== run 1 ==
Design isc_cpu_top, start of the top module:
module isc_cpu_top
(
     clk_i
    ,rst_i
    ,rst_rom_i
    ,mode_sel_i
    ,en_w_rom_i
    ,w_rom_addr_i
    ,w_rom_data_i
    ,instruction_i
    ,reg_watcher_o
    ,pc_o
    ,wb_en_o
    ,wb_addr_1_o
    ,wb_data_1_o
    ,wb_addr_2_o
    ,wb_data_2_o
);
Settings: LEC_CHECK=0, ABC_AREA=1, CAP_MARGIN=0, CELL_PAD_IN_SITES_GLOBAL_PLACEMENT=2, CORE_ASPECT_RATIO=1.24, CORE_MARGIN=8, CORE_UTILIZATION=44, CTS_CLUSTER_DIAMETER=348, GPL_ROUTABILITY_DRIVEN=0, GPL_TIMING_DRIVEN=1, HOLD_SLACK_MARGIN=0.13, MAX_ROUTING_LAYER=met4, MIN_ROUTING_LAYER=met1, PLACE_DENSITY_LB_ADDON=0.28, SETUP_SLACK_MARGIN=-1.87, SLEW_MARGIN=5, TNS_END_PERCENT=55; clock period 37.4 ns.
run.sh (not shown) runs the stock make flow with config.mk's settings and CLKGATE_MAP_FILE=.
#### Input delta (run 2 over run 1)
- MAX_ROUTING_LAYER no longer set, was met4
- TNS_END_PERCENT no longer set, was 55
- CORE_UTILIZATION now 65, was 44
- CELL_PAD_IN_SITES_GLOBAL_PLACEMENT now 0, was 2
- CORE_ASPECT_RATIO no longer set, was 1.24
- HOLD_SLACK_MARGIN no longer set, was 0.13
- ABC_AREA now 0, was 1
- SLEW_MARGIN now 20, was 5
- GPL_ROUTABILITY_DRIVEN no longer set, was 0
- CTS_CLUSTER_DIAMETER no longer set, was 348
- GPL_TIMING_DRIVEN no longer set, was 1
- CORE_MARGIN now 2, was 8
- PLACE_DENSITY_LB_ADDON now 0.04, was 0.28
[summary]
Run 2 completed; timing, DRC and antenna clean
Note that the floorplan die width recorded for run 1 amounts to 1.11 times the value seen in run 2.
Run 2 vs. run 1: setup slack of the critical path after layout -1560 ps; post-layout instance area +about 0.9%; routed wire length -13%; global-route track usage on met2 +13 points.
Taking run 1 over run 2, the total of plain and repair buffers excluding clock buffers ratio works out to 1.3.
The following lists how run 3 was set up differently from run 2:
- changing ABC_AREA from 0 to 1
- changing SLEW_MARGIN from 20 to 5
- setting CORE_ASPECT_RATIO to 1.24 for the first time
- changing PLACE_DENSITY_LB_ADDON from 0.04 to 0.28
- changing CORE_MARGIN from 2 to 6
- setting GPL_ROUTABILITY_DRIVEN to 0 for the first time
- setting TNS_END_PERCENT to 55 for the first time
- setting GPL_TIMING_DRIVEN to 0 for the first time
- changing CELL_PAD_IN_SITES_GLOBAL_PLACEMENT from 0 to 2
- changing CORE_UTILIZATION from 65 to 44
- setting HOLD_SLACK_MARGIN to 0.13 for the first time
- setting CTS_CLUSTER_DIAMETER to 348 for the first time
[summary]
- NOTE design area run 2->run 3 increased slightly
- Against run 2 as the reference, run 3 delivers a lower global-route usage.
- The final instance count without filler cells reported for run 3 is greater than that of run 2 by 3707.
- In run 3 the implementation completed, yet the final layout does not meet the checks, the culprit being capacitance limit, slew limit.
- Compared with run 2, run 3 shows full die area that has gone up by more than a quarter.
- The lower post-DP HPWL of run 3 and run 2 is in run 2.
- Run 3 vs run 2 — final critical-path share of the clock period dropped 2.1 points.
- Per the comparison of run 3 with run 2, count of non-CTS buffers in the layout went up 642, number of clock buffers in the layout went down 11%.
Setup changes, run 3 to run 4
- removing ABC_AREA (formerly 1)
- removing HOLD_SLACK_MARGIN (formerly 0.13)
- removing CORE_ASPECT_RATIO (formerly 1.24)
- changing CAP_MARGIN from 0 to 20
- removing GPL_ROUTABILITY_DRIVEN (formerly 0)
- removing CTS_CLUSTER_DIAMETER (formerly 348)
- changing SETUP_SLACK_MARGIN from -1.87 to 5.0
- removing PLACE_DENSITY_LB_ADDON (formerly 0.28)
- changing SLEW_MARGIN from 5 to 20
- removing MIN_ROUTING_LAYER (formerly met1)
- removing CELL_PAD_IN_SITES_GLOBAL_PLACEMENT (formerly 2)
- removing GPL_TIMING_DRIVEN (formerly 0)
- removing TNS_END_PERCENT (formerly 55)
- changing CORE_UTILIZATION from 44 to 58
- changing CORE_MARGIN from 6 to 2
- changing the clock period (ns, I/O delays scaled along) from 37.4 to 22.5
- Run 4: flow complete, layout not clean; failing: setup timing
- Run 4: cell count 22% below run 3
- [compare] base=run 3 new=run 4: final cycle utilization of the critical path +20 points; count of routing violations after the opening detailed-route iteration shrank by 6166.

## violet
isc_cpu_top again, from the RTL that the note above started with.
clock: 21.4 ns
lec_check: 0
cap_margin: 40
core_margin: 2
core_utilization: 72
cts_cluster_size: 50
place_density: 0.62
setup_slack_margin: -0.41
slew_margin: 20
violet finished all stages; layout check result: FAIL, due to negative setup slack.
### violet -> lagoon
-- flow/config.mk --
<<< violet, line 8
export CAP_MARGIN = 40
>>> lagoon, line 8
export CAP_MARGIN = 20
<<< violet, line 11
export CTS_CLUSTER_SIZE = 50
export PLACE_DENSITY = 0.62
export SETUP_SLACK_MARGIN = -0.41
>>> lagoon, line 11
export HOLD_SLACK_MARGIN = -0.09
export PLACE_DENSITY = 0.66
<<< violet, line 15
>>> lagoon, line 14
export TNS_END_PERCENT = 5
==> flow/constraint.sdc <==
create_clock -name core_clock -period 20.7 [get_ports {clk_i}]
set_input_delay 4.1400 -clock core_clock [delete_from_list [all_inputs] [get_ports {clk_i}]]
set_output_delay 4.1400 -clock core_clock [all_outputs]
set_load 0.01 [all_outputs]
Notes after the runs:
| sum of routed wire length over all layers | lagoon vs violet | 1.3% lower |. lagoon vs violet: total routing resource utilization after global routing up. Latest clock arrival within the worst-skew pair of violet is on par with lagoon. Compared with violet, in lagoon via count of the first global-routing pass down 301; wire length per cell shows an increase of about 0.37%; critical path depth now larger. Fraction of standard cell area in multi-input logic: violet and lagoon compared, higher one is lagoon. Diff violet -> lagoon | number of ordinary and repair buffers in the finished layout | decrease of 180. lagoon had finished all stages when the layout checks came back failing, citing negative setup slack. Worst setup slack deteriorates in lagoon relative to violet. Weighted congestion at the end of routability-driven global placement sits higher in lagoon than in violet.
#### Input delta (garnet over lagoon)
-- flow/config.mk --
<<< lagoon, line 8
>>> garnet, line 8
export ABC_AREA = 1
<<< lagoon, line 11
export HOLD_SLACK_MARGIN = -0.09
>>> garnet, line 12
export CTS_CLUSTER_SIZE = 64
export HOLD_SLACK_MARGIN = -0.1
export MAX_ROUTING_LAYER = met4
==> flow/constraint.sdc <==
create_clock -name core_clock -period 20.3 [get_ports {clk_i}]
set_input_delay 4.0600 -clock core_clock [delete_from_list [all_inputs] [get_ports {clk_i}]]
set_output_delay 4.0600 -clock core_clock [all_outputs]
set_load 0.01 [all_outputs]
## What came out
- The flow for garnet finished, though final verification flagged negative setup slack.
- Looking at post-synthesis cell count, garnet sits above lagoon.
- Compared with lagoon, in garnet setup TNS has increased, utilization after layout has increased, worst setup slack has increased, total via count after detailed routing has increased.
- A worst-path cell with the longest stage delay of sky130_fd_sc_hd__or4b_4 is what lagoon shows, while sky130_fd_sc_hd__nor2_1 belongs to garnet.
The following lists how maple was set up differently from garnet:
==> flow/config.mk <==
export PLATFORM = sky130hd
export DESIGN_NAME = isc_cpu_top
export DESIGN_NICKNAME = isc_cpu_top
export VERILOG_FILES = /design/flow/design.v
export SDC_FILE = /design/flow/constraint.sdc
export NUM_CORES = 4
export LEC_CHECK = 0
export CAP_MARGIN = 20
export CORE_MARGIN = 2
export CORE_UTILIZATION = 10
export PLACE_DENSITY = 0.6
export SLEW_MARGIN = 20
==> flow/constraint.sdc <==
create_clock -name core_clock -period 42.9 [get_ports {clk_i}]
set_input_delay 8.5800 -clock core_clock [delete_from_list [all_inputs] [get_ports {clk_i}]]
set_output_delay 8.5800 -clock core_clock [all_outputs]
set_load 0.01 [all_outputs]
In summary, maple completed successfully, with a layout that passed the timing, DRC and antenna checks. Looking at post-placement setup slack, maple sits above garnet. Cell total after placement (maple vs. garnet) increases by more than half. Summary: die size, maple worse than garnet. Post-layout instance area (maple over garnet): increase, 9.7%. maple and garnet ended up with roughly the same adder-cell share of the synthesized area.

Starting RTL as in the previous note.
Settings: LEC_CHECK=0, CAP_MARGIN=15, CORE_MARGIN=2, CORE_UTILIZATION=72, CTS_CLUSTER_SIZE=45, HOLD_SLACK_MARGIN=-0.09, PLACE_DENSITY=0.62, SETUP_SLACK_MARGIN=2.7, SLEW_MARGIN=20, TNS_END_PERCENT=5; clock period 19.7 ns.
The baseline completed and failed the layout checks on setup timing.
Then changed:
- CAP_MARGIN: 15 -> 20
- MAX_ROUTING_LAYER: not set -> met4
- PLACE_DENSITY: 0.62 -> 0.66
- SETUP_SLACK_MARGIN: 2.7 -> 5.0
- clock period: 19.7 -> 19.1 ns (I/O delays scaled with it)
After rerunning: The changed run finished but fails on setup timing. Cell count rose slightly. Routed wire length rose by a few percent. Clock skew rose by 7.1 ps. Final area rose slightly.
Then changed:
- ABC_AREA: not set -> 1
- CAP_MARGIN: 20 -> 10
- CTS_CLUSTER_SIZE: 45 -> not set
- HOLD_SLACK_MARGIN: -0.09 -> not set
- MAX_ROUTING_LAYER: met4 -> not set
- PLACE_DENSITY: 0.66 -> 0.6
- SETUP_SLACK_MARGIN: 5.0 -> -1.82
- clock period: 19.1 -> 19.2 ns (I/O delays scaled with it)
=>
- With this change the flow failed in global routing (5_1_grt) on ODB-0269
- die area falls by about 2.3%
- area after synthesis falls by 2.3%
- synthesized cell count rises by about 30%
Then changed:
- ABC_AREA: 1 -> not set
- CAP_MARGIN: 10 -> 20
- CORE_UTILIZATION: 72 -> 62
- CTS_CLUSTER_DIAMETER: not set -> 262
- SETUP_SLACK_MARGIN: -1.82 -> not set
- TNS_END_PERCENT: 5 -> not set
- clock period: 19.2 -> 13.8 ns (I/O delays scaled with it)
=> With this change the flow finished but failed the layout checks on setup timing; synthesized area is higher by about 2.4%; synthesized cell count is lower by 23%; die area is higher by about 19%.
